// drawing_line_top
module drawing_line_top(
    input logic clk,
    input logic rst,
    output logic Hsync,
    output logic Vsync,
    output logic [3:0] vgaRed,
    output logic [3:0] vgaGreen,
    output logic [3:0] vgaBlue,
    input logic [11:0] x0,y0,x1,y1,
    output logic disp_en,
    output logic vga_clk,
    output logic [11:0] v_cntr, h_cntr
    );
For scale: about 3900 cells after synthesis, roughly 31000 sq um of cells after synthesis.
clock: 5.35 ns
lec_check: 0
abc_area: 0
cap_margin: 0
cell_pad_in_sites_global_placement: 0
core_aspect_ratio: 0.55
core_margin: 2
core_utilization: 70
cts_cluster_size: 22
max_routing_layer: met4
setup_slack_margin: 0.73
slew_margin: 30
run.sh (not shown) runs the stock make flow with config.mk's settings and CLKGATE_MAP_FILE=.
==> next run, changes <==
- ABC_AREA: 0 -> default
- CAP_MARGIN: 0 -> 20
- CELL_PAD_IN_SITES_GLOBAL_PLACEMENT: 0 -> default
- CORE_ASPECT_RATIO: 0.55 -> default
- CORE_UTILIZATION: 70 -> 56
- CTS_CLUSTER_SIZE: 22 -> default
- MAX_ROUTING_LAYER: met4 -> default
- SETUP_SLACK_MARGIN: 0.73 -> default
- SLEW_MARGIN: 30 -> 20
- clock period: 5.35 -> 6.11 ns (I/O delays scaled with it)
Core utilization came out lower by 22 points.
Setup slack got worse by 120 ps.
Clock power increases by 15%.
Routed wire length falls by 11%.
Critical path depth decreases by 2.
First-iteration DRC count came out lower by about 50%.
Area after synthesis stays the same.
==> next run, changes <==
- CORE_UTILIZATION: 56 -> 70
- CTS_CLUSTER_DIAMETER: default -> 354
- MAX_ROUTING_LAYER: default -> met4
- clock period: 6.11 -> 4.22 ns (I/O delays scaled with it)
Effect: Now the flow died in global routing. Synthesized cell count does not change. Die size shrinks by about a fifth. Area after synthesis does not change.
==> next run, changes <==
- ABC_AREA: default -> 1
- CORE_UTILIZATION: 70 -> 52
- CTS_CLUSTER_DIAMETER: 354 -> default
- MAX_ROUTING_LAYER: met4 -> default
- clock period: 4.22 -> 4.54 ns (I/O delays scaled with it)
Result: The new run completed with no timing, DRC or antenna violations; die area goes up by 40%; area after synthesis goes up by 4.9%; synthesized cell count goes up by 26%.

---

drawing_line_top again, from the RTL that the note above started with.
## drawing_line_top
module drawing_line_top(
    input logic clk,
    input logic rst,
    output logic Hsync,
    output logic Vsync,
    output logic [3:0] vgaRed,
    output logic [3:0] vgaGreen,
    output logic [3:0] vgaBlue,
    input logic [11:0] x0,y0,x1,y1,
    output logic disp_en,
    output logic vga_clk,
    output logic [11:0] v_cntr, h_cntr
    );
clock: 8.11 ns
lec_check: 0
cap_margin: 20
cell_pad_in_sites_detail_placement: 2
core_aspect_ratio: 0.63
core_margin: 2
core_utilization: 36
cts_cluster_diameter: 377
max_routing_layer: met5
place_density_lb_addon: 0.07
setup_slack_margin: 0.47
slew_margin: 20
tns_end_percent: 65
Edit:
CELL_PAD_IN_SITES_DETAIL_PLACEMENT = default   (was 2)
CORE_ASPECT_RATIO = default   (was 0.63)
CORE_UTILIZATION = 40   (was 36)
CTS_CLUSTER_DIAMETER = default   (was 377)
MAX_ROUTING_LAYER = default   (was met5)
PLACE_DENSITY_LB_ADDON = default   (was 0.07)
SETUP_SLACK_MARGIN = default   (was 0.47)
TNS_END_PERCENT = default   (was 65)
clock period = 10.0 ns   (was 8.11 ns; I/O delays follow)
=> Via count goes down by 7.0%. Cell count decreases by 2.7%. Non-clock buffer count fell by 34. Total power went down by 25%.
Edit:
CORE_UTILIZATION = 58   (was 40)
CTS_CLUSTER_SIZE = 97   (was default)
clock period = 6.79 ns   (was 10.0 ns; I/O delays follow)
The new run completed with no timing, DRC or antenna violations.
Total power is higher by 50%.
Flip-flop count stays the same.
Non-clock buffer count is higher by 7.
Clock power is higher by 47%.
Hold slack is about the same.
Sequential power came out higher by 49%.
Design area decreases by 1.0%.
Routed wire length went up by 3.0%.
Edit:
ABC_AREA = 1   (was default)
CORE_UTILIZATION = 72   (was 58)
CTS_CLUSTER_DIAMETER = 399   (was default)
CTS_CLUSTER_SIZE = 95   (was 97)
PLACE_DENSITY = 0.39   (was default)
SETUP_SLACK_MARGIN = -0.31   (was default)
clock period = 3.7 ns   (was 6.79 ns; I/O delays follow)
=>
- Now the flow aborted during 5_1_grt with GRT-0232
- die size goes down by 15%
- synthesized area is higher by 4.9%
- synthesized cell count came out higher by 26%

---

build 60:
drawing_line_top again, from the RTL that the note above started with.
==> flow/config.mk <==
export PLATFORM = sky130hd
export DESIGN_NAME = drawing_line_top
export DESIGN_NICKNAME = drawing_line_top
export VERILOG_FILES = /design/flow/design.v
export SDC_FILE = /design/flow/constraint.sdc
export NUM_CORES = 4
export LEC_CHECK = 0
export CAP_MARGIN = 10
export CORE_MARGIN = 2
export CORE_UTILIZATION = 70
export CTS_CLUSTER_DIAMETER = 354
export HOLD_SLACK_MARGIN = -0.1
export MAX_ROUTING_LAYER = met4
export SETUP_SLACK_MARGIN = 0.86
export SLEW_MARGIN = 20
==> flow/constraint.sdc <==
create_clock -name core_clock -period 5.02 [get_ports {clk}]
set_input_delay 1.0040 -clock core_clock [delete_from_list [all_inputs] [get_ports {clk}]]
set_output_delay 1.0040 -clock core_clock [all_outputs]
set_load 0.01 [all_outputs]
Build 60 got as far as global routing, where a tool error ended the run.
The following lists how build 91 was set up differently from build 60:
Settings: removing SETUP_SLACK_MARGIN (formerly 0.86); removing CTS_CLUSTER_DIAMETER (formerly 354); removing MAX_ROUTING_LAYER (formerly met4); removing HOLD_SLACK_MARGIN (formerly -0.1); changing CORE_UTILIZATION from 70 to 33; changing CAP_MARGIN from 10 to 20; changing the clock period (ns, I/O delays scaled along) from 5.02 to 13.5.
Notes after the runs:
Placed instance count (build 91 / build 60): 1.12
Build 91 completed; timing, DRC and antenna clean
[build 91 vs build 60] routability congestion estimate: lower in build 91
From build 60 to build 91 the numbers moved as follows: post-DP HPWL fell about 5%, core area rose 120%.
There was hardly any difference in area after synthesis between build 60 and build 91.
Going from build 60 to build 91, chip footprint saw an increase; number of setup buffers added after CTS saw a decrease; floorplan row count saw an increase; die height saw an increase; total CTS buffers saw an increase.
The inputs of build 98 differ from those of build 91 as listed below.
Settings: ABC_AREA newly set to 0; CTS_CLUSTER_DIAMETER newly set to 204; SETUP_SLACK_MARGIN newly set to 1.19; CTS_CLUSTER_SIZE newly set to 72; CORE_ASPECT_RATIO newly set to 0.71; CORE_UTILIZATION changed from 33 to 70; the clock period (ns, I/O delays scaled along) changed from 13.5 to 4.58.
Findings:
Build 98 did not make it past global routing, where a tool error ended it. Measured against each other, build 98 and build 91 differ in number of H-tree branching levels, the higher figure coming from build 91. Diff build 98 and build 91: starting density of the core higher in build 98. On area fraction in mux cells, build 98 and build 91 are neck and neck. From build 91 to build 98, synthesized area did not move at all. On floorplan die area, the lower figure sits with build 98, not build 91. Relative to build 91, the total core area measured on build 98 has decreased by more than half. Number of placed instances with taps included: build 98 vs build 91 down 377.
### build 98 -> build 56
Settings: clearing ABC_AREA, which used to be 0; clearing SETUP_SLACK_MARGIN, which used to be 1.19; clearing CORE_ASPECT_RATIO, which used to be 0.71; clearing CTS_CLUSTER_DIAMETER, which used to be 204; swapping 70 for 40 in CORE_UTILIZATION; clearing CTS_CLUSTER_SIZE, which used to be 72; swapping 4.58 for 6.11 in the clock period (ns, I/O delays scaled along).
--- outcome ---
The final layout from build 56, which completed every stage, passed the timing, DRC and antenna checks at the end of the flow. Area of the core region up 0.033 sq mm in build 56 wrt build 98. Going from build 98 to build 56, the number of H-tree branching levels was found to have gone up by 1. Between build 98 and build 56, the flow reports horizontal die dimension increasing by more than 10%. Compared with build 98, build 56 shows instance area after placement lower by 7.5%. Number of setup buffers added after CTS: build 56 lower than build 98. Build 98 → build 56: routability-driven placement congestion ratio now sits lower, placement-stage worst setup slack now sits higher, synthesized chip area reported by yosys now sits at about the same level. Relative to build 98, floorplan core density has gone down in build 56. Diff build 56..build 98 | average cell area after synthesis | unchanged. The run showing the greater area of the die is build 56.
Input changes introduced in build 55 (baseline for comparison: build 56):
Settings: putting CTS_CLUSTER_DIAMETER at 394 where nothing was set; swapping 40 for 71 in CORE_UTILIZATION; putting PLACE_DENSITY at 0.37 where nothing was set; putting CTS_CLUSTER_SIZE at 99 where nothing was set; putting ABC_AREA at 1 where nothing was set; putting TNS_END_PERCENT at 10 where nothing was set; swapping 6.11 for 3.46 in the clock period (ns, I/O delays scaled along).
## What came out
- Stage in which a tool error killed build 55: global routing.
- Re H-tree depth: build 55 is 1 down on build 56.
- Per the comparison of build 55 with build 56, yosys stat cell total picked up an extra 1023; number of gates resized after CTS picked up an extra 488.
- Note that the overall die width recorded for build 56 amounts to 1.3 times the value seen in build 55.
- Total die size (lower): build 55
- The height of the chip number comes out lower for build 55 vs build 56.
- Of build 55 and build 56, build 56 shows the higher placeable core area, with build 55 below it.
- Looking at multiplexer fraction of the synthesized cell area across build 55 and build 56, the one that comes out higher is build 56.
- In the reports for build 55 and build 56, the smaller mean post-synth cell area belongs to build 55.

---

Setup of v10:
Starting RTL as in the previous note.
Settings: LEC_CHECK=0, ABC_AREA=0, CAP_MARGIN=25, CELL_PAD_IN_SITES_GLOBAL_PLACEMENT=2, CORE_ASPECT_RATIO=0.55, CORE_MARGIN=5, CORE_UTILIZATION=65, GPL_TIMING_DRIVEN=1, MAX_ROUTING_LAYER=met5, PLACE_DENSITY_LB_ADDON=0.01, SLEW_MARGIN=30; clock period 4.59 ns.
No final results exist for v10, since it was stopped by error FLW-0024 during 3_1_place_gp_skip_io.
#### Input delta (v30 over v10)
- TNS_END_PERCENT newly set to 65
- CAP_MARGIN changed from 25 to 15
- CORE_MARGIN changed from 5 to 10
Findings:
Status(v30) = ERROR, stage = 3_1_place_gp_skip_io
There was hardly any difference in proportion of synthesized chip area in sequential cells between v10 and v30.
In v30, the overall chip area came out 4900 µm² above the value in v10.
From v10 to v30 the numbers moved as follows: gate count after technology mapping neither gained nor lost much, die height increased about 6%.
Input-level comparison between v58 and v30:
- GPL_TIMING_DRIVEN: 1 -> unset
- ABC_AREA: 0 -> unset
- SETUP_SLACK_MARGIN: unset -> 1.27
- MAX_ROUTING_LAYER: met5 -> unset
- TNS_END_PERCENT: 65 -> unset
- CORE_ASPECT_RATIO: 0.55 -> unset
- SLEW_MARGIN: 30 -> 20
- CORE_UTILIZATION: 65 -> 64
- CELL_PAD_IN_SITES_GLOBAL_PLACEMENT: 2 -> unset
- CORE_MARGIN: 10 -> 2
- CAP_MARGIN: 15 -> 20
- PLACE_DENSITY_LB_ADDON: 0.01 -> unset
- the clock period (ns, I/O delays scaled along): 4.59 -> 6.73
### Flow results
The flow did not stop early for v58: all stages ran, and the layout cleared the timing, DRC and antenna checks.
Effective utilization at floorplan: v58 vs v30 down 0.75 points
From v30 to v58 the numbers moved as follows: portion of netlist area occupied by mux cells closely matched the old numbers; number of standard cells after synthesis closely matched the old numbers.
Here is what was changed in the inputs of v23 compared with v58.
- CORE_MARGIN now 4, was 2
- SETUP_SLACK_MARGIN now -0.85, was 1.27
- TNS_END_PERCENT now 35, previously not set
- CORE_UTILIZATION now 40, was 64
- the clock period (ns, I/O delays scaled along) now 10.0, was 6.73
Results
Area: v23 vs v58 -> v23 larger. The core of v23 is less densely filled than that of v58. From v58 to v23 the numbers moved as follows: via count decreased by 1639 relative to the old numbers, post-layout instance count excluding filler cells increased by 8.9% relative to the old numbers. In v23, the relative slew slack came out 2.0 points above the value in v58. When v23 is set beside v58, its setup slack turns out to be 2660 ps larger. v23 and v58 ended up with roughly the same count of nets after finishing. v58 -> v23: site row count increased by more than a quarter. v23 gives less global-route usage than v58 did. From v58 to v23 the numbers moved as follows: clock buffer and inverter area fraction after layout now larger, total of clock buffers placed in the layout now smaller.
[inputs] v34 vs v23
- CORE_MARGIN changed from 4 to 2
- HOLD_SLACK_MARGIN newly set to 0.16
- TNS_END_PERCENT changed from 35 to 30
- PLACE_DENSITY_LB_ADDON newly set to 0.26
- GPL_TIMING_DRIVEN newly set to 0
- MAX_ROUTING_LAYER newly set to met4
- CTS_CLUSTER_SIZE newly set to 81
- ABC_AREA newly set to 1
- SLEW_MARGIN changed from 20 to 5
- SETUP_SLACK_MARGIN removed (was -0.85)
- CORE_ASPECT_RATIO newly set to 0.66
- CELL_PAD_IN_SITES_GLOBAL_PLACEMENT newly set to 3
--- outcome ---
As the logs show, v34 stopped at 3_3_place_gp after a tool error, so it never reached the end of the flow.
In the floorplan summary, v34 is listed with a die area greater than that of v23.
v34 vs. v23: instance count of the mapped netlist now sits higher, area reported by Yosys stat now larger, area inside the core boundary rose about 5%.
No activity file was given, so power comes from the tool's default toggle rates.
